[flow/run.sh]
#!/bin/bash
# the make line also repeats each setting of config.mk as NAME=value (left out here)
make -C /OpenROAD-flow-scripts/flow DESIGN_CONFIG=/design/flow/config.mk WORK_HOME=/design/flow/orfs CLKGATE_MAP_FILE= finish
[flow/config.mk]
export PLATFORM = sky130hd
export DESIGN_NAME = Power_Spec_Cal
export DESIGN_NICKNAME = Power_Spec_Cal
export VERILOG_FILES = /design/flow/design.v
export SDC_FILE = /design/flow/constraint.sdc
export NUM_CORES = 4
export LEC_CHECK = 0
export ABC_AREA = 0
export CAP_MARGIN = 10
export CELL_PAD_IN_SITES_GLOBAL_PLACEMENT = 0
export CORE_ASPECT_RATIO = 0.5
export CORE_MARGIN = 6
export CORE_UTILIZATION = 72
export CTS_CLUSTER_DIAMETER = 359
export CTS_CLUSTER_SIZE = 11
export MAX_ROUTING_LAYER = met5
export PLACE_DENSITY = 0.42
export SETUP_SLACK_MARGIN = 2.61
export SLEW_MARGIN = 10
export TNS_END_PERCENT = 30
[flow/constraint.sdc]
create_clock -name core_clock -period 11.9 [get_ports {clk}]
set_input_delay 2.3800 -clock core_clock [delete_from_list [all_inputs] [get_ports {clk}]]
set_output_delay 2.3800 -clock core_clock [all_outputs]
set_load 0.01 [all_outputs]
[flow/design.v]
`timescale 1ns / 1ps
module Multiplier_25 (
    input  wire               clk,
    input  wire signed [24:0] a,
    input  wire signed [24:0] b,
    output wire signed [49:0] p
);
reg signed [24:0] a_r, b_r;
reg signed [49:0] p_1, p_2, p_3;
always @(posedge clk) begin
    a_r <= a;
    b_r <= b;
    p_1 <= a_r * b_r;
    p_2 <= p_1;
    p_3 <= p_2;
end
assign p = p_3;
endmodule
`timescale 1ns / 1ps
module Power_Spec_Cal(
           input wire clk,
           input wire rst,
           input wire dv,
           input wire [9:0] xk_index,
           input wire [24:0] fft_data_out_re,
           input wire [24:0] fft_data_out_im,
           output reg [49:0] Power_Spec,		 
           output reg data_valid,				 
           output reg dv_FFT					 
       );
reg signed [24:0] fftout_re_d;
reg signed [24:0] fftout_im_d;
wire signed [49:0] re_square;
wire signed [49:0] im_square;
reg [0:2] dv_reg;
always @(posedge clk or posedge rst)
begin : PipelineRegister_process
    if (rst == 1'b1) begin
        fftout_re_d <= 25'sb0;
        fftout_im_d <= 25'sb0;
    end
    else begin
        fftout_re_d <= fft_data_out_re;
        fftout_im_d <= fft_data_out_im;
    end
end
Multiplier_25 Multiplier_RE (
                  .clk(clk),  
                  .a(fftout_re_d),  
                  .b(fftout_re_d),  
                  .p(re_square)  
              );
Multiplier_25 Multiplier_IM (
                  .clk(clk),  
                  .a(fftout_im_d),  
                  .b(fftout_im_d),  
                  .p(im_square)  
              );
always @(posedge clk or posedge rst)
begin
    if(rst == 1)
        Power_Spec <= 0;
    else
        Power_Spec <= re_square + im_square;
end
always @(posedge clk or posedge rst)
begin
    if(rst == 1)
        data_valid <= 0;
    else
        data_valid <= dv_reg[1];
end
always @(posedge clk or posedge rst)
begin
    if(rst == 1)
    begin
        dv_reg[0] <= 0;
        dv_reg[1] <= 0;
        dv_reg[2] <= 0;
    end
    else
    begin
        dv_reg[0] <= (dv & xk_index[9]);	 
        dv_reg[1] <= dv_reg[0];
        dv_reg[2] <= dv_reg[1];
    end
end
always @(posedge clk or posedge rst)
begin
    if(rst == 1)
    begin
        dv_FFT <= 0;
    end
    else
    begin
        dv_FFT <= dv;
    end
end
endmodule
==> summary.rpt, run 1 <==
FLOW METRICS REPORT
----------------------------------------------------
[Yosys]
  Biggest area consumer among synthesized cells ........................ fa_1
  Post-synthesis simple-gate area fraction ........................ 8.51%
  Distinct lib cells ........................ 83
  Flip-flops with a built-in enable ........................ 0
  Chip area in the Yosys report ........................ 0.0525 mm2
  Top cells, area ........................ fa_1, dfxtp_1, inv_1
  Average cell area after synthesis ........................ 10.5 um2
  Post-synthesis instance total ........................ 5,013
  Dominant combinational cell family by area after synthesis ........................ adder cells
  Dominant Register Cell ........................ dfxtp_1
  Share of synthesized registers carrying an async set or reset ........................ 23.2%
  Post-synthesis compound-gate area fraction ........................ 4.84%
  Xor+xnor area frac ........................ 2.82%
  Area of the mapped netlist ........................ 0.0525 mm2
  Number of flip-flops and latches in the synthesized netlist ........................ 448
  Leading cell types by count after synthesis ........................ inv_1, fa_1, nand2_1
  Synthesized-area fraction occupied by adder cells ........................ 54.7%
  Yosys Warn Count ........................ 2
  Fraction of synthesized area in multiplexers ........................ 0.141%
  Register share after synthesis ........................ 18.1%
  Dominant cell area share ........................ 46.3%
  Number of cells in the yosys synthesis report ........................ 5,013
  Most frequently used cell type in the post-synthesis netlist ........................ inv_1
  Nets in the synthesized netlist ........................ 6,642

[Setup path]
  Depth of the critical timing path with buffers and inverters included ........................ 22
  Worst Path Class, Setup ........................ flip-flop to flip-flop
  Critical path capture point type ........................ flip-flop
  Worst setup path startpoint ........................ Multiplier_IM.a_r[5]
  Worst R2R Setup Slack ........................ 3.56 ns
  Worst r2r src ........................ Multiplier_IM.a_r[5]
  Crit path top cell by count ........................ fa_1
  Data required time of the worst path ........................ 12.42 ns
  Crit Reg-Reg Endpoint ........................ Multiplier_IM.p_1[48]
  Worst path arrival time ........................ 8.86 ns
  Nature of the critical path startpoint ........................ flip-flop
  Slowest stage delay, CP ........................ 1.09 ns
  CP max-delay cell ........................ fa_1
  Worst-case reg-to-reg path depth ........................ 22
  Kind of cell adding the most delay to the critical path ........................ adder cells
  Crit path buf inv count ........................ 5
  Capture point of the worst path ........................ Multiplier_IM.p_1[48]
  Maximum net fanout on the critical path ........................ 20
  Critical Path, Cell by Cell ........................ buf_4 > and2_1 > fa_1 > fa_1 > fa_1 > inv_1 > fa_1 > inv_1 > fa_1 > inv_1 > fa_1 > inv_1 > ha_1 > a21o_1 > a21o_1 > a21oi_1 > nand3_1 > a31oi_1 > nor2_1 > a31oi_1 > mux2_1 > nor3_1

[Route]
  Wire length per cell ........................ 19.2 um
  Number of vias in the routed layout ........................ 33,100
  Detail-routed via count per cell ........................ 5.44
  Number of DRC violations after detailed routing ........................ 0
  Iteration count of the initial detailed-routing pass ........................ 5
  Detailed-route wire length ........................ 117,000 um
  Count of routing violations after the opening detailed-route iteration ........................ 2,000
  Number of nets still failing antenna checks after routing ........................ 0

[STA]
  Final hold violation count ........................ 0
  Pin slew with the least headroom to its limit ........................ 0.899 ns
  Max transition margin ........................ 39.9%
  Minimum clock period after layout ........................ 8.34 ns
  Number of slew-limit violations in the final report ........................ 0
  Highest Clock Rate ........................ 120 MHz
  Total of endpoints with negative setup slack in the final report ........................ 0
  Worst Clk Skew ........................ 0.0441 ns
  Final clock period utilization by the worst path ........................ 70.1%
  Aggregate negative setup slack ........................ 0 ns
  Unrepaired setup endpoints after global routing ........................ no

[Clocking]
  # H-tree levels ........................ 2
  Clock sink count ........................ 448
  Post-CTS repair timing setup buffer count ........................ 0
  TritonCTS clock tree ........................ done
  Number of buffers created by CTS ........................ 46
  CTS Hold Buffers Added ........................ 0
  Later-pin clock latency in the skew report ........................ 0.60 ns
  Bufs on Longest Clock Path ........................ 3
  Cell resize tally after clock tree synthesis ........................ 0
  CTS clk-pin slew, worst paths ........................ 0.09 ns
  CTS Root Cell ........................ clkbuf_16

[Min path]
  Tightest Hold Check Type ........................ flip-flop to flip-flop
  Hold_sp ........................ Multiplier_RE.p_1[18]
  Count of cells along the worst hold path ........................ 0
  Sink of the worst hold path ........................ Multiplier_RE.p_2[18]

[Floorplan]
  Die Wd ........................ 394 um
  Core Area ........................ 0.0716 mm2
  Floorplan die height ........................ 203 um
  Total die size ........................ 0.0799 mm2
  Row Count ........................ 69
  Number of top-level pins ........................ 115
  FP Core Util ........................ 73.3%

[Placed design]
  Placed wire-length estimate after detailed placement ........................ 92,800 um
  Final RePlAce weighted congestion ........................ 0.968
  # port buffers ........................ 105

[GRT]
  Wire length of the first global-routing pass ........................ 193,000 um
  Total global routing overflow ........................ 0
  Maximum number of pins on one net before global-route repair ........................ 61
  All-layer global routing usage ........................ 30.6%
  Initial antenna violation count ........................ 4
  Number of global-route vias before repair ........................ 37,100

[Finish]
  Final nets ........................ 6,722
  Layout Area Growth over Synthesis ........................ 6.67%

[Run status]
  Result of the run ........................ finished clean

[Job]
  Number of logged tool warnings ........................ 52
  Number of max-capacitance violations reported ........................ 0

----------------------------------------------------
stage by stage:
step / util (%) / worst slack, ns / area (um2) / instances / hold slack [ns]
finish: 78.2 / 3.56 / 56000 / 6084 / 0.284
global route: 78.2 / 3.18 / 56000 / 6082 / 0.311
CTS: 78.2 / 3.65 / 56000 / 6082 / 0.294
detailed placement: 76.4 / 3.65 / 54700 / 6003 / 0.312
global placement: 76.4 / 3.80 / 54700 / 6003 / 0.310
floorplan: - / 4.82 / 52500 / 5013 / 0.310
final cells by class:
class	count	area, um2
multi-input combinational	3037	37300
tap	958	1200
sequential	448	9490
clock buffer	76	1280
inverter	1404	5280
timing repair buffer	156	1430
fill	4735	15600
clock inverter	3	37.5
antenna	2	5.00
metal layers:
layer	wire length (um)	global-route usage, %
met2	53800	48.0
met4	3540	8.66
met1	47800	42.2
met5	11	0
met3	11700	9.06
==> run 2: changes to the inputs <==
ABC_AREA = default   (was 0)
CAP_MARGIN = 20   (was 10)
CELL_PAD_IN_SITES_GLOBAL_PLACEMENT = default   (was 0)
CORE_ASPECT_RATIO = 0.7   (was 0.5)
CORE_MARGIN = 2   (was 6)
CTS_CLUSTER_DIAMETER = default   (was 359)
CTS_CLUSTER_SIZE = 10   (was 11)
HOLD_SLACK_MARGIN = 0.27   (was default)
MAX_ROUTING_LAYER = default   (was met5)
PLACE_DENSITY = 0.38   (was 0.42)
SETUP_SLACK_MARGIN = 1.19   (was 2.61)
SLEW_MARGIN = 20   (was 10)
TNS_END_PERCENT = 5   (was 30)
clock period = 5.54 ns   (was 11.9 ns; I/O delays follow)
==> run 2 against run 1 <==
Compared with the run above: the layout now fails its checks (setup timing); routed wire length is 16% higher; count of clock-buffer cells in the layout grew 5; sequential share of layout area shrank 2.0 points; global-route usage is 6.1 points higher; setup slack worse by 5.0 ns; via count up 14%; synthesized area stayed put; core utilization rose by 11 points; synthesized cell count did not move; largest cell class unchanged.
==> summary.rpt, run 2 <==
FLOW METRICS REPORT
----------------------------------------------------
[Finish]
  Fill cell total of the finished layout ........................ 3,186
  Final nets ........................ 7,498
  Layout Area Growth over Synthesis ........................ 22.4%

[Setup path]
  Nature of the critical path startpoint ........................ flip-flop
  Capture point of the worst path ........................ Multiplier_RE.p_1[47]
  Slowest stage delay, CP ........................ 0.59 ns
  Crit Reg-Reg Endpoint ........................ Multiplier_RE.p_1[47]
  Maximum net fanout on the critical path ........................ 4
  Worst Path Class, Setup ........................ flip-flop to flip-flop
  Crit path buf inv count ........................ 8
  Worst setup path startpoint ........................ Multiplier_RE.a_r[3]
  Crit path top cell by count ........................ fa_1
  CP max-delay cell ........................ fa_1
  Worst r2r src ........................ Multiplier_RE.a_r[3]
  Kind of cell adding the most delay to the critical path ........................ adder cells
  Data required time of the worst path ........................ 6.06 ns
  Worst path arrival time ........................ 7.52 ns
  Worst R2R Setup Slack ........................ -1.46 ns
  Depth of the critical timing path with buffers and inverters included ........................ 27
  Worst-case reg-to-reg path depth ........................ 27
  Critical path capture point type ........................ flip-flop

[Clocking]
  CTS clk-pin slew, worst paths ........................ 0.06 ns
  Clock sink count ........................ 448
  Number of buffers created by CTS ........................ 53
  Bufs on Longest Clock Path ........................ 3
  CTS Root Cell ........................ clkbuf_16
  CTS Hold Buffers Added ........................ 0
  Later-pin clock latency in the skew report ........................ 0.63 ns
  # H-tree levels ........................ 2
  TritonCTS clock tree ........................ done

[Floorplan]
  Number of top-level pins ........................ 115
  FP Core Util ........................ 73.1%
  Total die size ........................ 0.0751 mm2
  Floorplan die height ........................ 230 um
  Die Wd ........................ 327 um
  Row Count ........................ 82
  Core Area ........................ 0.0718 mm2

[Yosys]
  Register share after synthesis ........................ 18.1%
  Leading cell types by count after synthesis ........................ inv_1, fa_1, nand2_1
  Synthesized-area fraction occupied by adder cells ........................ 54.7%
  Fraction of synthesized area in multiplexers ........................ 0.141%
  Number of cells in the yosys synthesis report ........................ 5,013
  Dominant Register Cell ........................ dfxtp_1
  Area of the mapped netlist ........................ 0.0525 mm2
  Post-synthesis instance total ........................ 5,013
  Nets in the synthesized netlist ........................ 6,642
  Flip-flops with a built-in enable ........................ 0
  Dominant cell area share ........................ 46.3%
  Most frequently used cell type in the post-synthesis netlist ........................ inv_1
  Top cells, area ........................ fa_1, dfxtp_1, inv_1
  Share of synthesized registers carrying an async set or reset ........................ 23.2%
  Post-synthesis compound-gate area fraction ........................ 4.84%
  Biggest area consumer among synthesized cells ........................ fa_1
  Xor+xnor area frac ........................ 2.82%
  Distinct lib cells ........................ 83
  Chip area in the Yosys report ........................ 0.0525 mm2
  Number of flip-flops and latches in the synthesized netlist ........................ 448
  Yosys Warn Count ........................ 2
  Post-synthesis simple-gate area fraction ........................ 8.51%
  Dominant combinational cell family by area after synthesis ........................ adder cells
  Average cell area after synthesis ........................ 10.5 um2

[Route]
  Detailed-route wire length ........................ 135,000 um
  Detail-routed via count per cell ........................ 5.49
  Count of routing violations after the opening detailed-route iteration ........................ 2,668
  Number of DRC violations after detailed routing ........................ 0
  Number of nets still failing antenna checks after routing ........................ 0
  Wire length per cell ........................ 19.7 um
  Number of vias in the routed layout ........................ 37,700
  Antenna diode count ........................ 0
  Iteration count of the initial detailed-routing pass ........................ 8

[STA]
  Highest Clock Rate ........................ 143 MHz
  Final hold violation count ........................ 0
  Aggregate negative setup slack ........................ -66.99 ns
  Unrepaired setup endpoints after global routing ........................ yes
  Number of slew-limit violations in the final report ........................ 0
  Worst Slack Setup Final ........................ -1.46 ns
  Pin slew with the least headroom to its limit ........................ 0.825 ns
  Worst Clk Skew ........................ 0.0210 ns
  Minimum clock period after layout ........................ 7.00 ns
  Total of endpoints with negative setup slack in the final report ........................ 74
  Max transition margin ........................ 45.0%
  Final clock period utilization by the worst path ........................ 126%

[GRT]
  Number of global-route vias before repair ........................ 42,800
  Maximum number of pins on one net before global-route repair ........................ 57
  Total global routing overflow ........................ 0
  Initial antenna violation count ........................ 6
  Wire length of the first global-routing pass ........................ 214,000 um
  All-layer global routing usage ........................ 36.6%

[Min path]
  Sink of the worst hold path ........................ Multiplier_IM.p_3[33]
  Hold_sp ........................ Multiplier_IM.p_2[33]
  Count of cells along the worst hold path ........................ 0
  Tightest Hold Check Type ........................ flip-flop to flip-flop

[Run status]
  Set of violated layout checks .......................... setup timing
  Result of the run ........................ failed layout checks

[Job]
  Number of logged tool warnings ........................ 55
  Number of max-capacitance violations reported ........................ 0

[Placed design]
  Final RePlAce weighted congestion ........................ 0.924
  Placed wire-length estimate after detailed placement ........................ 103,000 um
  Post-placement setup slack ........................ -1.61 ns
  # port buffers ........................ 105

----------------------------------------------------
-- run 2: routing by layer --
layer	GRT usage [%]	part of all wire, %	up-vias
li1	-	-	16300
met5	0	0.034	-
met1	48.0	38	19200
met4	13.1	4.7	6
met2	61.7	50	1633
met3	6.96	7.9	532
-- run 2: area by class of cell --
cell class | count | area (um2) | share of cell area [%]
multi-input combinational | 3037 | 38700 | 60.2
sequential | 448 | 9620 | 15.0
timing repair buffer | 925 | 7880 | 12.3
inverter | 1404 | 5280 | 8.23
clock buffer | 81 | 1490 | 2.32
tap | 966 | 1210 | 1.88
clock inverter | 7 | 71.3 | 0.111
-- run 2: through the flow --
step	utilization [%]	area [um2]	std cells	hold WS, ns
2_1_floorplan	-	53600	5013	0.310
3_3_place_gp	84.9	60900	6728	0.311
3_5_place_dp	84.9	60900	6728	0.312
4_1_cts	88.6	63600	6852	0.316
5_1_grt	89.4	64200	6868	0.319
6_report	89.4	64200	6868	0.317
-- run 2: timing repair --
action | in CTS | in global routing
cloned | 2 | 1
setup buffers | 34 | 15
hold endpoints to repair | 0 | 0
pin swaps | 126 | 107
gates resized | 202 | 125
setup endpoints to repair | 85 | 86
==> run 3: changes to the inputs <==
CORE_ASPECT_RATIO = default   (was 0.7)
HOLD_SLACK_MARGIN = default   (was 0.27)
PLACE_DENSITY = 0.6   (was 0.38)
SETUP_SLACK_MARGIN = 1.17   (was 1.19)
clock period = 5.55 ns   (was 5.54 ns; I/O delays follow)
==> run 3 against run 2 <==
Compared with the run above: still fails the layout checks on setup timing; register-to-register slack better by 0.06 ns; largest cell class unchanged; clock skew is 0.0067 ns higher; sequential share of layout area barely moved; worst hold slack worse by 0.0038 ns; routed wire length shrank 0.56%; cell count is essentially flat.
==> summary.rpt, run 3 <==
FLOW METRICS REPORT
----------------------------------------------------
[Yosys]
  Chip area in the Yosys report ........................ 0.0525 mm2
  Area of the mapped netlist ........................ 0.0525 mm2
  Xor+xnor area frac ........................ 2.82%
  Dominant combinational cell family by area after synthesis ........................ adder cells
  Number of flip-flops and latches in the synthesized netlist ........................ 448
  Number of cells in the yosys synthesis report ........................ 5,013
  Post-synthesis simple-gate area fraction ........................ 8.51%
  Post-synthesis instance total ........................ 5,013
  Yosys Warn Count ........................ 2
  Dominant cell area share ........................ 46.3%
  Nets in the synthesized netlist ........................ 6,642
  Top cells, area ........................ fa_1, dfxtp_1, inv_1
  Average cell area after synthesis ........................ 10.5 um2
  Fraction of synthesized area in multiplexers ........................ 0.141%
  Synthesized-area fraction occupied by adder cells ........................ 54.7%
  Post-synthesis compound-gate area fraction ........................ 4.84%
  Dominant Register Cell ........................ dfxtp_1
  Leading cell types by count after synthesis ........................ inv_1, fa_1, nand2_1
  Flip-flops with a built-in enable ........................ 0
  Most frequently used cell type in the post-synthesis netlist ........................ inv_1
  Biggest area consumer among synthesized cells ........................ fa_1
  Distinct lib cells ........................ 83
  Register share after synthesis ........................ 18.1%
  Share of synthesized registers carrying an async set or reset ........................ 23.2%

[Setup path]
  CP max-delay cell ........................ fa_2
  Worst r2r src ........................ Multiplier_RE.a_r[2]
  Slowest stage delay, CP ........................ 0.64 ns
  Crit Reg-Reg Endpoint ........................ Multiplier_RE.p_1[47]
  Capture point of the worst path ........................ Multiplier_RE.p_1[47]
  Nature of the critical path startpoint ........................ flip-flop
  Depth of the critical timing path with buffers and inverters included ........................ 25
  Data required time of the worst path ........................ 6.10 ns
  Worst R2R Setup Slack ........................ -1.40 ns
  Worst Path Class, Setup ........................ flip-flop to flip-flop
  Maximum net fanout on the critical path ........................ 6
  Worst setup path startpoint ........................ Multiplier_RE.a_r[2]
  Crit path buf inv count ........................ 6
  Worst path arrival time ........................ 7.50 ns
  Critical path capture point type ........................ flip-flop
  Kind of cell adding the most delay to the critical path ........................ adder cells
  Crit path top cell by count ........................ fa_1
  Worst-case reg-to-reg path depth ........................ 25

[Route]
  Iteration count of the initial detailed-routing pass ........................ 6
  Count of routing violations after the opening detailed-route iteration ........................ 2,420
  Number of vias in the routed layout ........................ 37,500
  Number of nets still failing antenna checks after routing ........................ 0
  Detailed-route wire length ........................ 135,000 um
  Antenna diode count ........................ 0
  Wire length per cell ........................ 19.6 um
  Number of DRC violations after detailed routing ........................ 0
  Detail-routed via count per cell ........................ 5.46

[Finish]
  Layout Area Growth over Synthesis ........................ 22.5%
  Final nets ........................ 7,500
  Fill cell total of the finished layout ........................ 3,516
  Non-filler instance count after layout ........................ 6,866

[GRT]
  Number of global-route vias before repair ........................ 43,300
  Maximum number of pins on one net before global-route repair ........................ 77
  Initial antenna violation count ........................ 2
  All-layer global routing usage ........................ 37.1%
  Wire length of the first global-routing pass ........................ 213,000 um
  Total global routing overflow ........................ 0

[Job]
  Number of max-capacitance violations reported ........................ 0
  Number of logged tool warnings ........................ 56

[STA]
  Highest Clock Rate ........................ 144 MHz
  Minimum clock period after layout ........................ 6.95 ns
  Final clock period utilization by the worst path ........................ 125%
  Pin slew with the least headroom to its limit ........................ 0.833 ns
  Worst Clk Skew ........................ 0.0277 ns
  Total of endpoints with negative setup slack in the final report ........................ 73
  Final hold violation count ........................ 0
  Number of slew-limit violations in the final report ........................ 0
  Worst Slack Setup Final ........................ -1.40 ns
  Unrepaired setup endpoints after global routing ........................ yes
  Max transition margin ........................ 44.5%

[Clocking]
  TritonCTS clock tree ........................ done
  CTS Hold Buffers Added ........................ 0
  CTS clk-pin slew, worst paths ........................ 0.07 ns
  Later-pin clock latency in the skew report ........................ 0.62 ns
  Clock sink count ........................ 448
  Bufs on Longest Clock Path ........................ 3
  Number of buffers created by CTS ........................ 54
  CTS Root Cell ........................ clkbuf_16
  # H-tree levels ........................ 2

[Floorplan]
  Row Count ........................ 99
  Total die size ........................ 0.0751 mm2
  Core Area ........................ 0.0726 mm2
  Floorplan die height ........................ 274 um
  FP Core Util ........................ 72.3%
  Number of top-level pins ........................ 115
  Die Wd ........................ 274 um

[Min path]
  Tightest Hold Check Type ........................ flip-flop to flip-flop
  Hold_sp ........................ Multiplier_IM.p_1[28]
  Count of cells along the worst hold path ........................ 0
  Sink of the worst hold path ........................ Multiplier_IM.p_2[28]

[Placed design]
  # port buffers ........................ 105
  Post-placement setup slack ........................ -1.40 ns
  Final RePlAce weighted congestion ........................ 0.928
  Placed instance count ........................ 6,728
  Placed wire-length estimate after detailed placement ........................ 103,000 um

[Run status]
  Result of the run ........................ failed layout checks
  Set of violated layout checks .......................... setup timing

----------------------------------------------------
-- run 3: per-stage QoR --
step           util, %  instance area (um2)  hold slack [ns]  setup TNS, ns
6_report          88.6                64300            0.313         -55.31
5_1_grt           88.6                64300            0.322         -68.89
4_1_cts           88.1                63900            0.317         -47.96
3_5_place_dp      84.0                61000            0.312         -64.15
3_3_place_gp      84.0                61000            0.310         -57.25
2_1_floorplan        -                53600            0.310         -28.51
-- run 3: layout make-up --
type / instances / area (um2) / area share [%]
flip-flops and latches: 448 / 9610 / 14.9
clock buffers: 84 / 1540 / 2.39
inverters: 1404 / 5290 / 8.23
repair buffers: 926 / 7890 / 12.3
clock inverters: 8 / 71.3 / 0.111
well taps: 959 / 1200 / 1.87
multi-input cells: 3037 / 38700 / 60.2
-- run 3: repair_timing --
item	in CTS	in global routing
setup endpoints to repair	85	85
cloned	1	1
pin swaps	155	42
gates resized	268	66
buffers inserted	36	8
-- run 3: layer usage --
metal | GRT usage, % | vias up | routed length, um
li1 | - | 16300 | -
met1 | 43.3 | 19300 | 47500
met2 | 66.7 | 1381 | 71500
met3 | 5.58 | 510 | 7750
met4 | 18.6 | 0 | 7770
met5 | 0 | - | 0
==> run 4: changes to the inputs <==
CTS_CLUSTER_SIZE = default   (was 10)
PLACE_DENSITY = 0.63   (was 0.6)
SETUP_SLACK_MARGIN = -0.43   (was 1.17)
TNS_END_PERCENT = default   (was 5)
clock period = 6.38 ns   (was 5.55 ns; I/O delays follow)
==> run 4 against run 3 <==
Compared with the run above: still fails the layout checks on setup timing; synthesized area is the same; non-clock buffer count is 92 lower; routed wire length shrank 8.6%; count of clock-buffer cells in the layout shrank 23; register-to-register slack improved by 0.82 ns; cell count decreased by 1.5%; cell area fell by 2.6%; flip-flop count unchanged; critical endpoint is now Multiplier_RE.p_1[48].
==> summary.rpt, run 4 <==
FLOW METRICS REPORT
----------------------------------------------------
[Run status]
  Result of the run ........................ failed layout checks
  Set of violated layout checks .......................... setup timing

[STA]
  Unrepaired setup endpoints after global routing ........................ yes
  Minimum clock period after layout ........................ 6.96 ns
  Pin slew with the least headroom to its limit ........................ 0.717 ns
  Final hold violation count ........................ 0
  Number of slew-limit violations in the final report ........................ 0
  Hold slack ........................ 0.314 ns
  Total of endpoints with negative setup slack in the final report ........................ 41
  Aggregate negative setup slack ........................ -10.63 ns
  Final clock period utilization by the worst path ........................ 109%
  Worst Slack Setup Final ........................ -0.580 ns
  Highest Clock Rate ........................ 144 MHz
  Worst Clk Skew ........................ 0.0128 ns
  Max transition margin ........................ 52.2%

[Yosys]
  Dominant Register Cell ........................ dfxtp_1
  Dominant combinational cell family by area after synthesis ........................ adder cells
  Post-synthesis instance total ........................ 5,013
  Number of flip-flops and latches in the synthesized netlist ........................ 448
  Average cell area after synthesis ........................ 10.5 um2
  Post-synthesis simple-gate area fraction ........................ 8.51%
  Biggest area consumer among synthesized cells ........................ fa_1
  Chip area in the Yosys report ........................ 0.0525 mm2
  Share of synthesized registers carrying an async set or reset ........................ 23.2%
  Area of the mapped netlist ........................ 0.0525 mm2
  Nets in the synthesized netlist ........................ 6,642
  Xor+xnor area frac ........................ 2.82%
  Register share after synthesis ........................ 18.1%
  Most frequently used cell type in the post-synthesis netlist ........................ inv_1
  Yosys Warn Count ........................ 2
  Fraction of synthesized area in multiplexers ........................ 0.141%
  Distinct lib cells ........................ 83
  Leading cell types by count after synthesis ........................ inv_1, fa_1, nand2_1
  Flip-flops with a built-in enable ........................ 0
  Synthesized-area fraction occupied by adder cells ........................ 54.7%
  Dominant cell area share ........................ 46.3%
  Number of cells in the yosys synthesis report ........................ 5,013
  Post-synthesis compound-gate area fraction ........................ 4.84%
  Top cells, area ........................ fa_1, dfxtp_1, inv_1

[Setup path]
  Critical path capture point type ........................ flip-flop
  Worst r2r src ........................ Multiplier_RE.a_r[4]
  Nature of the critical path startpoint ........................ flip-flop
  Worst R2R Setup Slack ........................ -0.58 ns
  Critical Path, Cell by Cell ........................ clkinvlp_4 > nor2_1 > fa_1 > fa_1 > fa_1 > inv_1 > fa_1 > inv_1 > fa_2 > fa_1 > inv_1 > fa_1 > inv_1 > ha_1 > a21o_1 > a21o_1 > a21oi_4 > o21ai_2 > a221o_1 > a41oi_4 > a221o_2 > a31o_4 > a31oi_4 > xor2_1
  Worst path arrival time ........................ 7.43 ns
  Worst Path Class, Setup ........................ flip-flop to flip-flop
  Kind of cell adding the most delay to the critical path ........................ adder cells
  Data required time of the worst path ........................ 6.85 ns
  CP max-delay cell ........................ fa_1
  Crit Reg-Reg Endpoint ........................ Multiplier_RE.p_1[48]
  Slowest stage delay, CP ........................ 0.55 ns
  Crit path top cell by count ........................ fa_1
  Worst setup path startpoint ........................ Multiplier_RE.a_r[4]
  Crit path buf inv count ........................ 5
  Worst-case reg-to-reg path depth ........................ 24
  Depth of the critical timing path with buffers and inverters included ........................ 24
  Capture point of the worst path ........................ Multiplier_RE.p_1[48]
  Maximum net fanout on the critical path ........................ 6

[Clocking]
  Clock sink count ........................ 448
  Bufs on Longest Clock Path ........................ 3
  # H-tree levels ........................ 2
  CTS Hold Buffers Added ........................ 0
  CTS clk-pin slew, worst paths ........................ 0.07 ns
  TritonCTS clock tree ........................ done
  Number of buffers created by CTS ........................ 45
  CTS Root Cell ........................ clkbuf_16
  Later-pin clock latency in the skew report ........................ 0.58 ns

[Floorplan]
  Core Area ........................ 0.0726 mm2
  Row Count ........................ 99
  Number of top-level pins ........................ 115
  Total die size ........................ 0.0751 mm2
  FP Core Util ........................ 72.3%
  Die Wd ........................ 274 um
  Floorplan die height ........................ 274 um

[Finish]
  Area used by sequential logic in the layout ........................ 0.00962 mm2
  Final core area utilization ........................ 86.3%
  Post-layout instance area ........................ 0.0626 mm2
  Fill cell total of the finished layout ........................ 3,913
  Footprint of the multi-input gates ........................ 0.0380 mm2
  Layout Area Growth over Synthesis ........................ 19.3%
  Final nets ........................ 7,399

[Route]
  Detailed-route wire length ........................ 123,000 um
  Number of nets still failing antenna checks after routing ........................ 0
  Number of vias in the routed layout ........................ 36,400
  Count of routing violations after the opening detailed-route iteration ........................ 2,108
  Wire length per cell ........................ 18.2 um
  Detail-routed via count per cell ........................ 5.38
  Antenna diode count ........................ 0
  Iteration count of the initial detailed-routing pass ........................ 5
  Number of DRC violations after detailed routing ........................ 0

[Job]
  Number of max-capacitance violations reported ........................ 0
  Number of logged tool warnings ........................ 54

[Min path]
  Count of cells along the worst hold path ........................ 0
  Sink of the worst hold path ........................ Multiplier_RE.p_3[30]
  Hold_sp ........................ Multiplier_RE.p_2[30]
  Tightest Hold Check Type ........................ flip-flop to flip-flop

[GRT]
  Initial antenna violation count ........................ 2
  All-layer global routing usage ........................ 34.9%
  Number of global-route vias before repair ........................ 41,700
  Maximum number of pins on one net before global-route repair ........................ 67
  Wire length of the first global-routing pass ........................ 202,000 um
  Total global routing overflow ........................ 0

[Placed design]
  # port buffers ........................ 105
  Final RePlAce weighted congestion ........................ 0.919
  Placed wire-length estimate after detailed placement ........................ 100,000 um
  Cell area after placement ........................ 0.0599 mm2

----------------------------------------------------
## run 4: layout make-up
class / instances / share of cell area [%]
Sequential cell: 448 / 15.4
Multi-Input combinational cell: 3037 / 60.6
Clock buffer: 61 / 2.07
Clock inverter: 22 / 0.378
Timing Repair Buffer: 834 / 11.2
Inverter: 1404 / 8.43
Tap cell: 959 / 1.92
## run 4: repair_timing
action	in CTS	in global routing
pin swaps	52	92
gates resized	134	123
setup endpoints to repair	30	35
setup buffers	25	26
hold endpoints to repair	0	0
cloned	4	0
## run 4: stage by stage
stage | setup slack, ns | cells
after floorplan | -0.430 | 5013
after CTS | -0.461 | 6756
after global placement | -0.659 | 6659
after global routing | -0.816 | 6765
after detailed placement | -0.793 | 6659
final | -0.580 | 6765
## run 4: routing by layer
metal	part of all wire [%]	wire [um]	global-route usage (%)	vias up
li1	-	-	-	16100
met1	37	44900	42.1	18600
met2	52	64000	61.6	1225
met3	5.8	7190	5.00	462
met4	5.6	6850	17.5	2
met5	0.015	18	0	-
==> run 5: changes to the inputs <==
ABC_AREA = 0   (was default)
CAP_MARGIN = 30   (was 20)
CELL_PAD_IN_SITES_GLOBAL_PLACEMENT = 0   (was default)
CORE_ASPECT_RATIO = 0.72   (was default)
CTS_CLUSTER_DIAMETER = 30   (was default)
CTS_CLUSTER_SIZE = 71   (was default)
MAX_ROUTING_LAYER = met5   (was default)
PLACE_DENSITY = default   (was 0.63)
PLACE_DENSITY_LB_ADDON = 0.04   (was default)
SETUP_SLACK_MARGIN = 2.4   (was -0.43)
SLEW_MARGIN = 0   (was 20)
TNS_END_PERCENT = 30   (was default)
clock period = 8.15 ns   (was 6.38 ns; I/O delays follow)
==> run 5 against run 4 <==
Compared with the run above: now clean on timing, DRC and antenna; fmax decreased by 0.79%; routed wire length is 10% higher; worst hold slack improved by 0.0028 ns; global-route usage up 2.0 points; cell area is 1.9% lower; sequential share of layout area grew 0.36 points.
==> summary.rpt, run 5 <==
FLOW METRICS REPORT
----------------------------------------------------
[Finish]
  Fill cell total of the finished layout ........................ 3,608
  Layout Area Growth over Synthesis ........................ 17.0%
  Post-layout instance area ........................ 0.0614 mm2
  Final nets ........................ 7,002
  Non-filler instance count after layout ........................ 6,403
  Final core area utilization ........................ 85.6%
  Area used by sequential logic in the layout ........................ 0.00966 mm2
  Footprint of the multi-input gates ........................ 0.0388 mm2

[Setup path]
  Kind of cell adding the most delay to the critical path ........................ adder cells
  Worst Path Class, Setup ........................ flip-flop to flip-flop
  Capture point of the worst path ........................ Multiplier_RE.p_1[47]
  Critical path capture point type ........................ flip-flop
  CP max-delay cell ........................ fa_2
  Maximum net fanout on the critical path ........................ 4
  Worst path arrival time ........................ 7.53 ns
  Worst R2R Setup Slack ........................ 1.13 ns
  Data required time of the worst path ........................ 8.67 ns
  Crit path top cell by count ........................ fa_1
  Worst-case reg-to-reg path depth ........................ 26
  Nature of the critical path startpoint ........................ flip-flop
  Worst setup path startpoint ........................ Multiplier_RE.a_r[8]
  Crit path buf inv count ........................ 7
  Worst r2r src ........................ Multiplier_RE.a_r[8]
  Slowest stage delay, CP ........................ 0.56 ns
  Crit Reg-Reg Endpoint ........................ Multiplier_RE.p_1[47]
  Depth of the critical timing path with buffers and inverters included ........................ 26

[Job]
  Number of logged tool warnings ........................ 53
  Number of max-capacitance violations reported ........................ 0

[GRT]
  Maximum number of pins on one net before global-route repair ........................ 58
  Routing usage on met3 ........................ 10.6%
  All-layer global routing usage ........................ 36.9%
  Total global routing overflow ........................ 0
  Number of global-route vias before repair ........................ 39,700
  Initial antenna violation count ........................ 6
  Wire length of the first global-routing pass ........................ 210,000 um
  Grt peak-use layer ........................ met2
  Routing usage on met2 ........................ 56.9%
  Global Route met1 Usage ........................ 51.4%

[Route]
  Detail-routed via count per cell ........................ 5.62
  Number of nets still failing antenna checks after routing ........................ 0
  Number of vias in the routed layout ........................ 36,000
  Detailed-route wire length ........................ 135,000 um
  Number of DRC violations after detailed routing ........................ 0
  Wire length per cell ........................ 21.1 um
  Count of routing violations after the opening detailed-route iteration ........................ 3,203
  Iteration count of the initial detailed-routing pass ........................ 8

[STA]
  Unrepaired setup endpoints after global routing ........................ yes
  Minimum clock period after layout ........................ 7.02 ns
  Hold slack ........................ 0.317 ns
  Number of slew-limit violations in the final report ........................ 0
  Final hold violation count ........................ 0
  Final clock period utilization by the worst path ........................ 86.1%
  Worst Clk Skew ........................ 0.0344 ns
  Total of endpoints with negative setup slack in the final report ........................ 0
  Max transition margin ........................ 52.6%
  Worst Slack Setup Final ........................ 1.13 ns
  Highest Clock Rate ........................ 143 MHz
  Aggregate negative setup slack ........................ 0 ns
  Pin slew with the least headroom to its limit ........................ 0.710 ns

[Yosys]
  Yosys Warn Count ........................ 2
  Share of synthesized registers carrying an async set or reset ........................ 23.2%
  Post-synthesis instance total ........................ 5,013
  Top cells, area ........................ fa_1, dfxtp_1, inv_1
  Number of cells in the yosys synthesis report ........................ 5,013
  Synthesized-area fraction occupied by adder cells ........................ 54.7%
  Area of the mapped netlist ........................ 0.0525 mm2
  Chip area in the Yosys report ........................ 0.0525 mm2
  Distinct lib cells ........................ 83
  Leading cell types by count after synthesis ........................ inv_1, fa_1, nand2_1
  Nets in the synthesized netlist ........................ 6,642
  Dominant Register Cell ........................ dfxtp_1
  Dominant combinational cell family by area after synthesis ........................ adder cells
  Average cell area after synthesis ........................ 10.5 um2
  Register share after synthesis ........................ 18.1%
  Fraction of synthesized area in multiplexers ........................ 0.141%
  Dominant cell area share ........................ 46.3%
  Number of flip-flops and latches in the synthesized netlist ........................ 448
  Xor+xnor area frac ........................ 2.82%
  Post-synthesis simple-gate area fraction ........................ 8.51%
  Flip-flops with a built-in enable ........................ 0
  Biggest area consumer among synthesized cells ........................ fa_1
  Post-synthesis compound-gate area fraction ........................ 4.84%
  Most frequently used cell type in the post-synthesis netlist ........................ inv_1

[Clocking]
  CTS Root Cell ........................ clkbuf_16
  CTS Hold Buffers Added ........................ 0
  CTS clk-pin slew, worst paths ........................ 0.07 ns
  # H-tree levels ........................ 2
  Bufs on Longest Clock Path ........................ 3
  Clock sink count ........................ 448
  Later-pin clock latency in the skew report ........................ 0.67 ns
  Number of buffers created by CTS ........................ 57
  TritonCTS clock tree ........................ done

[Placed design]
  Post-placement setup slack ........................ 0.774 ns
  # port buffers ........................ 105
  Final RePlAce weighted congestion ........................ 0.912
  Placed instance count ........................ 6,026
  Placed wire-length estimate after detailed placement ........................ 92,400 um
  Cell area after placement ........................ 0.0555 mm2

[Min path]
  Tightest Hold Check Type ........................ flip-flop to flip-flop
  Sink of the worst hold path ........................ Multiplier_RE.p_3[32]
  Count of cells along the worst hold path ........................ 0
  Hold_sp ........................ Multiplier_RE.p_2[32]

[Floorplan]
  Number of top-level pins ........................ 115
  Floorplan die height ........................ 233 um
  Core Area ........................ 0.0718 mm2
  Row Count ........................ 83
  Total die size ........................ 0.0751 mm2
  Die Wd ........................ 322 um
  FP Core Util ........................ 73.1%

[Run status]
  Result of the run ........................ finished clean

----------------------------------------------------
==> run 5: area by class of cell <==
| class | count | area share, % |
|---|---|---|
| Clock buffer | 62 | 2.42 |
| Timing Repair Buffer | 425 | 7.02 |
| Tap cell | 977 | 1.99 |
| Sequential cell | 448 | 15.7 |
| Inverter | 1404 | 8.71 |
| Antenna cell | 4 | 0.0163 |
| Clock inverter | 46 | 0.966 |
| Multi-Input combinational cell | 3037 | 63.2 |
==> run 5: per-layer routing <==
metal	routed length, um	vias up
li1	-	15400
met1	52600	18200
met2	61000	1883
met3	15700	525
met4	5870	2
met5	10	-
==> run 5: what timing repair did <==
action,in CTS,in global routing
setup buffers,190,72
endpoints found under the hold margin,0,0
gates cloned,3,0
endpoints found under the setup margin,74,73
resized,284,107
pin swaps,142,105
==> run 6: changes to the inputs <==
ABC_AREA = default   (was 0)
CAP_MARGIN = 20   (was 30)
CELL_PAD_IN_SITES_GLOBAL_PLACEMENT = default   (was 0)
CORE_ASPECT_RATIO = 0.83   (was 0.72)
CTS_CLUSTER_DIAMETER = default   (was 30)
CTS_CLUSTER_SIZE = 90   (was 71)
MAX_ROUTING_LAYER = default   (was met5)
PLACE_DENSITY = 0.65   (was default)
PLACE_DENSITY_LB_ADDON = default   (was 0.04)
SETUP_SLACK_MARGIN = 1.8   (was 2.4)
SLEW_MARGIN = 20   (was 0)
TNS_END_PERCENT = default   (was 30)
clock period = 6.32 ns   (was 8.15 ns; I/O delays follow)
==> run 6 against run 5 <==
Compared with the run above: now fails the layout checks on setup timing; cell count rose by 6.5%; sequential share of layout area fell by 0.93 points; first-iteration DRC count fell by 16%; count of clock-buffer cells in the layout did not move; clock skew fell by 0.0095 ns; core utilization rose by 4.3 points; critical path depth did not move; worst hold slack barely moved.
==> summary.rpt, run 6 <==
FLOW METRICS REPORT
----------------------------------------------------
[Yosys]
  Dominant cell area share ........................ 46.3%
  Area of the mapped netlist ........................ 0.0525 mm2
  Biggest area consumer among synthesized cells ........................ fa_1
  Dominant Register Cell ........................ dfxtp_1
  Average cell area after synthesis ........................ 10.5 um2
  Post-synthesis instance total ........................ 5,013
  Yosys Warn Count ........................ 2
  Register share after synthesis ........................ 18.1%
  Flip-flops with a built-in enable ........................ 0
  Most frequently used cell type in the post-synthesis netlist ........................ inv_1
  Dominant combinational cell family by area after synthesis ........................ adder cells
  Xor+xnor area frac ........................ 2.82%
  Post-synthesis simple-gate area fraction ........................ 8.51%
  Top cells, area ........................ fa_1, dfxtp_1, inv_1
  Fraction of synthesized area in multiplexers ........................ 0.141%
  Number of cells in the yosys synthesis report ........................ 5,013
  Number of flip-flops and latches in the synthesized netlist ........................ 448
  Share of synthesized registers carrying an async set or reset ........................ 23.2%
  Post-synthesis compound-gate area fraction ........................ 4.84%
  Chip area in the Yosys report ........................ 0.0525 mm2
  Synthesized-area fraction occupied by adder cells ........................ 54.7%
  Nets in the synthesized netlist ........................ 6,642
  Leading cell types by count after synthesis ........................ inv_1, fa_1, nand2_1
  Distinct lib cells ........................ 83

[STA]
  Final clock period utilization by the worst path ........................ 113%
  Total of endpoints with negative setup slack in the final report ........................ 52
  Pin slew with the least headroom to its limit ........................ 0.746 ns
  Number of slew-limit violations in the final report ........................ 0
  Aggregate negative setup slack ........................ -23.93 ns
  Minimum clock period after layout ........................ 7.15 ns
  Unrepaired setup endpoints after global routing ........................ yes
  Worst Slack Setup Final ........................ -0.827 ns
  Max transition margin ........................ 50.2%
  Worst Clk Skew ........................ 0.0248 ns
  Highest Clock Rate ........................ 140 MHz
  Final hold violation count ........................ 0

[Setup path]
  Crit path top cell by count ........................ fa_1
  Data required time of the worst path ........................ 6.87 ns
  Worst-case reg-to-reg path depth ........................ 26
  Capture point of the worst path ........................ Multiplier_IM.p_1[48]
  Crit Reg-Reg Endpoint ........................ Multiplier_IM.p_1[48]
  Worst Path Class, Setup ........................ flip-flop to flip-flop
  Kind of cell adding the most delay to the critical path ........................ adder cells
  Crit path buf inv count ........................ 9
  Nature of the critical path startpoint ........................ flip-flop
  Worst path arrival time ........................ 7.69 ns
  Worst R2R Setup Slack ........................ -0.83 ns
  Worst setup path startpoint ........................ Multiplier_IM.a_r[9]
  Depth of the critical timing path with buffers and inverters included ........................ 26
  Critical path capture point type ........................ flip-flop
  Slowest stage delay, CP ........................ 0.66 ns
  CP max-delay cell ........................ fa_2
  Worst r2r src ........................ Multiplier_IM.a_r[9]
  Maximum net fanout on the critical path ........................ 7

[Clocking]
  Later-pin clock latency in the skew report ........................ 0.64 ns
  CTS Hold Buffers Added ........................ 0
  TritonCTS clock tree ........................ done
  Number of buffers created by CTS ........................ 45
  Clock sink count ........................ 448
  CTS Root Cell ........................ clkbuf_16
  Bufs on Longest Clock Path ........................ 3
  CTS clk-pin slew, worst paths ........................ 0.06 ns
  # H-tree levels ........................ 2

[Route]
  Antenna diode count ........................ 0
  Wire length per cell ........................ 20.3 um
  Count of routing violations after the opening detailed-route iteration ........................ 2,678
  Number of DRC violations after detailed routing ........................ 0
  Detailed-route wire length ........................ 138,000 um
  Number of vias in the routed layout ........................ 37,700
  Number of nets still failing antenna checks after routing ........................ 0
  Iteration count of the initial detailed-routing pass ........................ 7
  Detail-routed via count per cell ........................ 5.53

[Job]
  Number of max-capacitance violations reported ........................ 0
  Number of logged tool warnings ........................ 55

[GRT]
  Wire length of the first global-routing pass ........................ 207,000 um
  All-layer global routing usage ........................ 35.6%
  Maximum number of pins on one net before global-route repair ........................ 55
  Total global routing overflow ........................ 0
  Number of global-route vias before repair ........................ 42,100
  Initial antenna violation count ........................ 0

[Run status]
  Set of violated layout checks .......................... setup timing
  Result of the run ........................ failed layout checks

[Placed design]
  Cell area after placement ........................ 0.0609 mm2
  Placed wire-length estimate after detailed placement ........................ 99,400 um
  Final RePlAce weighted congestion ........................ 0.922
  # port buffers ........................ 105

[Min path]
  Count of cells along the worst hold path ........................ 0
  Sink of the worst hold path ........................ Multiplier_IM.p_3[31]
  Hold_sp ........................ Multiplier_IM.p_2[31]
  Tightest Hold Check Type ........................ flip-flop to flip-flop

[Finish]
  Final nets ........................ 7,446
  Post-layout instance area ........................ 0.0651 mm2
  Layout Area Growth over Synthesis ........................ 24.0%

[Floorplan]
  Total die size ........................ 0.0751 mm2
  FP Core Util ........................ 72.5%
  Core Area ........................ 0.0724 mm2
  Number of top-level pins ........................ 115
  Floorplan die height ........................ 250 um
  Row Count ........................ 90
  Die Wd ........................ 300 um

----------------------------------------------------
run 6: layout make-up:
type / instances / area, um2
flip-flops and latches: 448 / 9630
inverters: 1404 / 5300
well taps: 966 / 1210
fillers: 3107 / 7320
clock buffers: 62 / 1310
repair buffers: 881 / 7780
multi-input cells: 3037 / 39600
clock inverters: 22 / 245
run 6: timing repair:
action | CTS | global route
gates resized | 235 | 231
pin swaps | 168 | 185
cloned | 3 | 0
setup buffers | 56 | 53
endpoints found under the setup margin | 82 | 83
run 6: per-stage QoR:
step | utilization [%] | hold slack, ns | instances | worst slack [ns]
floorplan | - | 0.310 | 5013 | -0.132
global placement | 84.0 | 0.311 | 6624 | -0.555
detailed placement | 84.0 | 0.312 | 6624 | -0.643
CTS | 88.1 | 0.316 | 6767 | -0.429
global route | 89.9 | 0.324 | 6820 | -0.888
finish | 89.9 | 0.318 | 6820 | -0.827
run 6: routing by layer:
layer  global-route usage (%)  vias to the layer above  share of wire [%]
li1                         -                    16200                  -
met1                     45.1                    19500                 36
met2                     62.4                     1508                 52
met3                     5.33                      557                7.2
met4                     13.2                        0                5.0
met5                        0                        -                  0
==> run 7: changes to the inputs <==
ABC_AREA = 1   (was default)
CORE_ASPECT_RATIO = default   (was 0.83)
CTS_CLUSTER_DIAMETER = 397   (was default)
CTS_CLUSTER_SIZE = default   (was 90)
PLACE_DENSITY = 0.6   (was 0.65)
SETUP_SLACK_MARGIN = default   (was 1.8)
clock period = 5.38 ns   (was 6.32 ns; I/O delays follow)
==> run 7 against run 6 <==
Compared with the run above: the flow now stops in 5_1_grt; synthesized area grew 9.0%; synthesized cell count grew 33%; die area grew 8.8%.
==> summary.rpt, run 7 <==
PHYSICAL IMPLEMENTATION REPORT
----------------------------------------------------
[Run status]
  Result of the run ........................ stopped before the end
  Last stage ........................ 5_1_grt
  Error that ended the run ........................ [ERROR GRT-0116] Global routing finished with congestion. Check the congestion regions in the DRC Viewer.

[Clocking]
  CTS Root Cell ........................ clkbuf_16
  # H-tree levels ........................ 2
  Bufs on Longest Clock Path ........................ 3
  Clock sink count ........................ 448
  CTS Hold Buffers Added ........................ 0
  Number of buffers created by CTS ........................ 47

[Yosys]
  Post-synthesis instance total ........................ 6,643
  Share of synthesized registers carrying an async set or reset ........................ 23.2%
  Flip-flops with a built-in enable ........................ 0
  Chip area in the Yosys report ........................ 0.0572 mm2
  Yosys Warn Count ........................ 2
  Biggest area consumer among synthesized cells ........................ fa_1
  Most frequently used cell type in the post-synthesis netlist ........................ inv_1
  Fraction of synthesized area in multiplexers ........................ 0%
  Nets in the synthesized netlist ........................ 8,272
  Register share after synthesis ........................ 16.6%
  Top cells, area ........................ fa_1, inv_1, dfxtp_1
  Dominant combinational cell family by area after synthesis ........................ adder cells
  Post-synthesis simple-gate area fraction ........................ 14.3%
  Average cell area after synthesis ........................ 8.61 um2
  Synthesized-area fraction occupied by adder cells ........................ 50.2%
  Number of cells in the yosys synthesis report ........................ 6,643
  Dominant cell area share ........................ 42.4%
  Distinct lib cells ........................ 35
  Number of flip-flops and latches in the synthesized netlist ........................ 448
  Leading cell types by count after synthesis ........................ inv_1, nand2_1, fa_1
  Dominant Register Cell ........................ dfxtp_1
  Xor+xnor area frac ........................ 1.85%
  Post-synthesis compound-gate area fraction ........................ 2.85%
  Area of the mapped netlist ........................ 0.0572 mm2

[Placed design]
  Post-placement setup slack ........................ -0.948 ns
  # port buffers ........................ 105
  Cell area after placement ........................ 0.0663 mm2
  Final RePlAce weighted congestion ........................ 0.979
  Placed wire-length estimate after detailed placement ........................ 140,000 um

[Floorplan]
  Core Area ........................ 0.0789 mm2
  Row Count ........................ 103
  Total die size ........................ 0.0817 mm2
  Number of top-level pins ........................ 115
  Die Wd ........................ 286 um
  FP Core Util ........................ 72.5%
  Floorplan die height ........................ 286 um

[GRT]
  Total global routing overflow ........................ 9
  All-layer global routing usage ........................ 64.7%

----------------------------------------------------
==> run 7: routing by layer <==
layer / overflow / global-route usage [%]
met1: 0 / 64.2
met2: 2 / 86.6
met3: 2 / 44.4
met4: 4 / 62.6
met5: 1 / 17.8
==> run 7: timing repair <==
item                                    CTS
hold endpoints to repair                  0
buffers inserted                        106
endpoints found under the setup margin   78
pin swaps                               308
cloned                                    8
resized                                 635
==> run 7: per-stage QoR <==
stage,TNS (ns),cells
after floorplan,-9.28,6643
after global placement,-43.35,8307
after detailed placement,-55.29,8307
after CTS,-36.17,8505
==> run 8: changes to the inputs <==
ABC_AREA = 0   (was 1)
CAP_MARGIN = 10   (was 20)
CELL_PAD_IN_SITES_GLOBAL_PLACEMENT = 0   (was default)
CORE_ASPECT_RATIO = 0.72   (was default)
CTS_CLUSTER_DIAMETER = 30   (was 397)
CTS_CLUSTER_SIZE = 71   (was default)
MAX_ROUTING_LAYER = met5   (was default)
PLACE_DENSITY = default   (was 0.6)
PLACE_DENSITY_LB_ADDON = 0.04   (was default)
SETUP_SLACK_MARGIN = 1.67   (was default)
SLEW_MARGIN = 35   (was 20)
TNS_END_PERCENT = 30   (was default)
clock period = 5.72 ns   (was 5.38 ns; I/O delays follow)
==> run 8 against run 7 <==
Compared with the run above: the layout now fails its checks (setup timing); synthesized cell count shrank 25%; die area shrank 8.1%; synthesized area shrank 8.3%.
==> summary.rpt, run 8 <==
FLOW METRICS REPORT
----------------------------------------------------
[Yosys]
  Synthesized-area fraction occupied by adder cells ........................ 54.7%
  Number of flip-flops and latches in the synthesized netlist ........................ 448
  Post-synthesis simple-gate area fraction ........................ 8.51%
  Register share after synthesis ........................ 18.1%
  Average cell area after synthesis ........................ 10.5 um2
  Most frequently used cell type in the post-synthesis netlist ........................ inv_1
  Distinct lib cells ........................ 83
  Dominant combinational cell family by area after synthesis ........................ adder cells
  Area of the mapped netlist ........................ 0.0525 mm2
  Flip-flops with a built-in enable ........................ 0
  Share of synthesized registers carrying an async set or reset ........................ 23.2%
  Leading cell types by count after synthesis ........................ inv_1, fa_1, nand2_1
  Fraction of synthesized area in multiplexers ........................ 0.141%
  Dominant Register Cell ........................ dfxtp_1
  Post-synthesis compound-gate area fraction ........................ 4.84%
  Yosys Warn Count ........................ 2
  Dominant cell area share ........................ 46.3%
  Xor+xnor area frac ........................ 2.82%
  Biggest area consumer among synthesized cells ........................ fa_1
  Number of cells in the yosys synthesis report ........................ 5,013
  Post-synthesis instance total ........................ 5,013
  Chip area in the Yosys report ........................ 0.0525 mm2
  Nets in the synthesized netlist ........................ 6,642
  Top cells, area ........................ fa_1, dfxtp_1, inv_1

[GRT]
  All-layer global routing usage ........................ 44.6%
  Wire length of the first global-routing pass ........................ 253,000 um
  Maximum number of pins on one net before global-route repair ........................ 66
  Number of global-route vias before repair ........................ 48,000
  Initial antenna violation count ........................ 23
  Total global routing overflow ........................ 0

[STA]
  Final clock period utilization by the worst path ........................ 133%
  Highest Clock Rate ........................ 131 MHz
  Pin slew with the least headroom to its limit ........................ 0.909 ns
  Worst Clk Skew ........................ 0.0620 ns
  Total of endpoints with negative setup slack in the final report ........................ 73
  Final hold violation count ........................ 0
  Worst Slack Setup Final ........................ -1.90 ns
  Max transition margin ........................ 39.4%
  Minimum clock period after layout ........................ 7.62 ns
  Unrepaired setup endpoints after global routing ........................ yes
  Number of slew-limit violations in the final report ........................ 0

[Floorplan]
  Die Wd ........................ 322 um
  Row Count ........................ 83
  Core Area ........................ 0.0718 mm2
  FP Core Util ........................ 73.1%
  Floorplan die height ........................ 233 um
  Number of top-level pins ........................ 115
  Total die size ........................ 0.0751 mm2

[Clocking]
  CTS Root Cell ........................ clkbuf_16
  # H-tree levels ........................ 2
  Number of buffers created by CTS ........................ 59
  CTS clk-pin slew, worst paths ........................ 0.08 ns
  Later-pin clock latency in the skew report ........................ 0.74 ns
  TritonCTS clock tree ........................ done
  Bufs on Longest Clock Path ........................ 3
  CTS Hold Buffers Added ........................ 0
  Clock sink count ........................ 448

[Route]
  Detailed-route wire length ........................ 192,000 um
  Wire length per cell ........................ 27.7 um
  Number of vias in the routed layout ........................ 44,100
  Iteration count of the initial detailed-routing pass ........................ 21
  Number of DRC violations after detailed routing ........................ 0
  Detail-routed via count per cell ........................ 6.34
  Count of routing violations after the opening detailed-route iteration ........................ 5,429
  Number of nets still failing antenna checks after routing ........................ 0

[Setup path]
  Worst Path Class, Setup ........................ flip-flop to flip-flop
  Maximum net fanout on the critical path ........................ 6
  Worst setup path startpoint ........................ Multiplier_RE.a_r[15]
  Kind of cell adding the most delay to the critical path ........................ adder cells
  Worst path arrival time ........................ 8.22 ns
  Crit path buf inv count ........................ 9
  Capture point of the worst path ........................ Multiplier_RE.p_1[47]
  Depth of the critical timing path with buffers and inverters included ........................ 26
  Crit Reg-Reg Endpoint ........................ Multiplier_RE.p_1[47]
  Data required time of the worst path ........................ 6.32 ns
  Crit path top cell by count ........................ fa_1
  CP max-delay cell ........................ fa_2
  Nature of the critical path startpoint ........................ flip-flop
  Worst-case reg-to-reg path depth ........................ 26
  Worst R2R Setup Slack ........................ -1.90 ns
  Slowest stage delay, CP ........................ 0.62 ns
  Worst r2r src ........................ Multiplier_RE.a_r[15]
  Critical path capture point type ........................ flip-flop

[Job]
  Number of max-capacitance violations reported ........................ 0
  Number of logged tool warnings ........................ 53

[Min path]
  Tightest Hold Check Type ........................ flip-flop to flip-flop
  Count of cells along the worst hold path ........................ 0
  Hold_sp ........................ Multiplier_RE.p_2[27]
  Sink of the worst hold path ........................ Multiplier_RE.p_3[27]

[Finish]
  Final core area utilization ........................ 92.1%
  Final nets ........................ 7,552
  Layout Area Growth over Synthesis ........................ 26.0%

[Run status]
  Result of the run ........................ failed layout checks
  Set of violated layout checks .......................... setup timing

[Placed design]
  Final RePlAce weighted congestion ........................ 0.922
  Placed wire-length estimate after detailed placement ........................ 105,000 um
  # port buffers ........................ 105

----------------------------------------------------
==> run 8: metal layers <==
layer	part of all wire (%)	GRT usage, %	wire length [um]	vias up
met1	30	51.1	57700	21300
met5	0.097	0.0654	187	-
li1	-	-	-	16500
met4	10	28.7	20000	22
met3	15	13.3	28800	1977
met2	45	73.8	85800	4299
==> run 8: final cells by class <==
class	instances	area, um2
clock buffer	63	1520
sequential	448	9640
inverter	1404	5300
multi-input combinational	3037	39400
tap	977	1220
clock inverter	48	634
antenna	10	25.0
fill	2310	5650
timing repair buffer	973	8420
==> run 8: timing repair <==
action / 4_1_cts / 5_1_grt
setup buffers: 60 / 54
hold endpoints to repair: 0 / 0
gates cloned: 2 / 1
gates resized: 288 / 241
setup endpoints to repair: 87 / 88
pin swaps: 181 / 185
==> run 8: per-stage QoR <==
step	hold slack, ns	cell area (um2)	TNS, ns	setup slack (ns)	std cells
finish	0.286	66100	-88.42	-1.90	6960
global route	0.293	66100	-97.69	-2.02	6951
detailed placement	0.312	61000	-49.26	-1.24	6722
CTS	0.291	64800	-43.67	-1.08	6895
global placement	0.311	61000	-41.97	-1.08	6722
floorplan	0.310	54000	-14.99	-0.732	5013
==> run 9: changes to the inputs <==
ABC_AREA = default   (was 0)
CAP_MARGIN = 20   (was 10)
CELL_PAD_IN_SITES_GLOBAL_PLACEMENT = default   (was 0)
CORE_ASPECT_RATIO = default   (was 0.72)
CTS_CLUSTER_DIAMETER = 234   (was 30)
CTS_CLUSTER_SIZE = 33   (was 71)
MAX_ROUTING_LAYER = default   (was met5)
PLACE_DENSITY_LB_ADDON = 0.08   (was 0.04)
SETUP_SLACK_MARGIN = 1.27   (was 1.67)
SLEW_MARGIN = 20   (was 35)
TNS_END_PERCENT = default   (was 30)
clock period = 4.28 ns   (was 5.72 ns; I/O delays follow)
==> run 9 against run 8 <==
Compared with the run above: the flow now stops in 5_1_grt; die area barely moved; synthesized area unchanged; synthesized cell count stayed put.
==> summary.rpt, run 9 <==
PHYSICAL IMPLEMENTATION REPORT
----------------------------------------------------
[Placed design]
  Placed wire-length estimate after detailed placement ........................ 106,000 um
  Placed instance count ........................ 6,747
  Final RePlAce weighted congestion ........................ 0.968
  # port buffers ........................ 105
  Post-placement setup slack ........................ -2.60 ns

[Yosys]
  Flip-flops with a built-in enable ........................ 0
  Chip area in the Yosys report ........................ 0.0525 mm2
  Dominant Register Cell ........................ dfxtp_1
  Dominant combinational cell family by area after synthesis ........................ adder cells
  Xor+xnor area frac ........................ 2.82%
  Yosys Warn Count ........................ 2
  Number of cells in the yosys synthesis report ........................ 5,013
  Share of synthesized registers carrying an async set or reset ........................ 23.2%
  Post-synthesis compound-gate area fraction ........................ 4.84%
  Distinct lib cells ........................ 83
  Post-synthesis simple-gate area fraction ........................ 8.51%
  Average cell area after synthesis ........................ 10.5 um2
  Post-synthesis instance total ........................ 5,013
  Dominant cell area share ........................ 46.3%
  Synthesized-area fraction occupied by adder cells ........................ 54.7%
  Register share after synthesis ........................ 18.1%
  Nets in the synthesized netlist ........................ 6,642
  Most frequently used cell type in the post-synthesis netlist ........................ inv_1
  Fraction of synthesized area in multiplexers ........................ 0.141%
  Number of flip-flops and latches in the synthesized netlist ........................ 448
  Top cells, area ........................ fa_1, dfxtp_1, inv_1
  Leading cell types by count after synthesis ........................ inv_1, fa_1, nand2_1
  Biggest area consumer among synthesized cells ........................ fa_1
  Area of the mapped netlist ........................ 0.0525 mm2

[Run status]
  Last stage ........................ 5_1_grt
  Result of the run ........................ stopped before the end

[Floorplan]
  Floorplan die height ........................ 274 um
  Number of top-level pins ........................ 115
  FP Core Util ........................ 72.3%
  Row Count ........................ 99
  Core Area ........................ 0.0726 mm2
  Total die size ........................ 0.0751 mm2
  Die Wd ........................ 274 um

[Clocking]
  Clock sink count ........................ 448
  Bufs on Longest Clock Path ........................ 3
  Number of buffers created by CTS ........................ 17
  CTS Root Cell ........................ clkbuf_16
  # H-tree levels ........................ 1

----------------------------------------------------
## run 9: timing repair
item	4_1_cts
hold buffers	0
setup endpoints to repair	99
gates resized	489
pin swaps	250
setup buffers	138
## run 9: through the flow
step                      hold slack [ns]  instance area (um2)
after CTS                           0.299                65200
after detailed placement            0.312                61900
after global placement              0.310                61900
after floorplan                     0.310                54600
